== tundra ==
Design iir_variable_filter, start of the top module:
module iir_variable_filter
#(
    parameter DATA_IN_WIDTH  = 16,
    parameter DATA_OUT_WIDTH = 32,
    parameter TAP_WIDTH      = 16,
    parameter FF_TAP_COUNT   = 4,
    parameter FB_TAP_COUNT   = 3,
    parameter NUM_LP_FILTERS = 20
)
(
    input  wire                               clk,
    input  wire                               reset_n,
    input  wire        [8:0]                  filter_index,
    input  wire signed [DATA_IN_WIDTH-1:0]    data_in,
    output wire signed [DATA_OUT_WIDTH-1:0]   data_out
);
Size in the first run: roughly 8000 cells after synthesis, roughly 120 flip-flops, roughly 75000 um2 of cells after synthesis.
Settings: LEC_CHECK=0, CAP_MARGIN=30, CORE_ASPECT_RATIO=0.55, CORE_MARGIN=6, CORE_UTILIZATION=49, CTS_CLUSTER_DIAMETER=137, GPL_ROUTABILITY_DRIVEN=1, GPL_TIMING_DRIVEN=1, HOLD_SLACK_MARGIN=-0.07, MAX_ROUTING_LAYER=met4, MIN_ROUTING_LAYER=met1, PLACE_DENSITY_LB_ADDON=0.0, SETUP_SLACK_MARGIN=-1.39, SLEW_MARGIN=25, TNS_END_PERCENT=80; clock period 22.1 ns.
run.sh (not shown) runs the stock make flow with config.mk's settings and CLKGATE_MAP_FILE=.
tundra finished end to end and its layout was clean on timing, DRC and antenna.
[inputs] onyx vs tundra
- HOLD_SLACK_MARGIN removed (was -0.07)
- CORE_MARGIN changed from 6 to 2
- GPL_ROUTABILITY_DRIVEN removed (was 1)
- CTS_CLUSTER_DIAMETER removed (was 137)
- SLEW_MARGIN changed from 25 to 30
- CORE_UTILIZATION changed from 49 to 72
- CORE_ASPECT_RATIO removed (was 0.55)
- CAP_MARGIN changed from 30 to 20
- TNS_END_PERCENT changed from 80 to 25
- SETUP_SLACK_MARGIN changed from -1.39 to -0.66
- the clock period (ns, I/O delays scaled along) changed from 22.1 to 12.2
==> comparison <==
- Clock insertion delay at the later pin of the skew report ends up higher on tundra.
- Going from tundra to onyx, the period utilization was found to have gone up by 22 points.
- [onyx] met2 track demand over resource rose 32 points relative to tundra
- onyx completed end to end; final checks failed (negative setup slack).
Changes in quartz relative to onyx:
- MIN_ROUTING_LAYER: met1 -> unset
- PLACE_DENSITY_LB_ADDON: 0.0 -> unset
- GPL_TIMING_DRIVEN: 1 -> unset
- TNS_END_PERCENT: 25 -> unset
- MAX_ROUTING_LAYER: met4 -> unset
- SETUP_SLACK_MARGIN: -0.66 -> unset
- SLEW_MARGIN: 30 -> 20
- CORE_UTILIZATION: 72 -> 64
- the clock period (ns, I/O delays scaled along): 12.2 -> 4.77
Results
quartz finished all stages; layout check result: FAIL, due to negative setup slack. | instance area after placement | higher: quartz |. Re cell count: onyx and quartz aren't equal, and the lower value belongs to onyx. The count of inserted tapcells in quartz is 1.10 times that in onyx. Delta (quartz minus onyx): critical path depth now sits higher, design area +3.7%.

* * *

Starting RTL as in the previous note.
==> flow/config.mk <==
export PLATFORM = sky130hd
export DESIGN_NAME = iir_variable_filter
export DESIGN_NICKNAME = iir_variable_filter
export VERILOG_FILES = /design/flow/design.v
export SDC_FILE = /design/flow/constraint.sdc
export NUM_CORES = 4
export LEC_CHECK = 0
export ABC_AREA = 0
export CAP_MARGIN = 10
export CORE_MARGIN = 2
export CORE_UTILIZATION = 72
export CTS_CLUSTER_DIAMETER = 397
export CTS_CLUSTER_SIZE = 100
export SLEW_MARGIN = 20
export TNS_END_PERCENT = 10
==> flow/constraint.sdc <==
create_clock -name core_clock -period 8.34 [get_ports {clk}]
set_input_delay 1.6680 -clock core_clock [delete_from_list [all_inputs] [get_ports {clk}]]
set_output_delay 1.6680 -clock core_clock [all_outputs]
set_load 0.01 [all_outputs]
The starting point completed and failed the layout checks on setup timing.
Edit:
- ABC_AREA: 0 -> 1
- CTS_CLUSTER_DIAMETER: 397 -> 400
- CTS_CLUSTER_SIZE: 100 -> 10
The changed run ran to the end with violations: setup timing.
Final cell count is higher by 8.1%.
Setup slack gains 630 ps.
Fmax is higher by 5.3%.
Area after synthesis is lower by 0.62%.
Via count is higher by 9.6%.
Critical path depth is higher by 15.
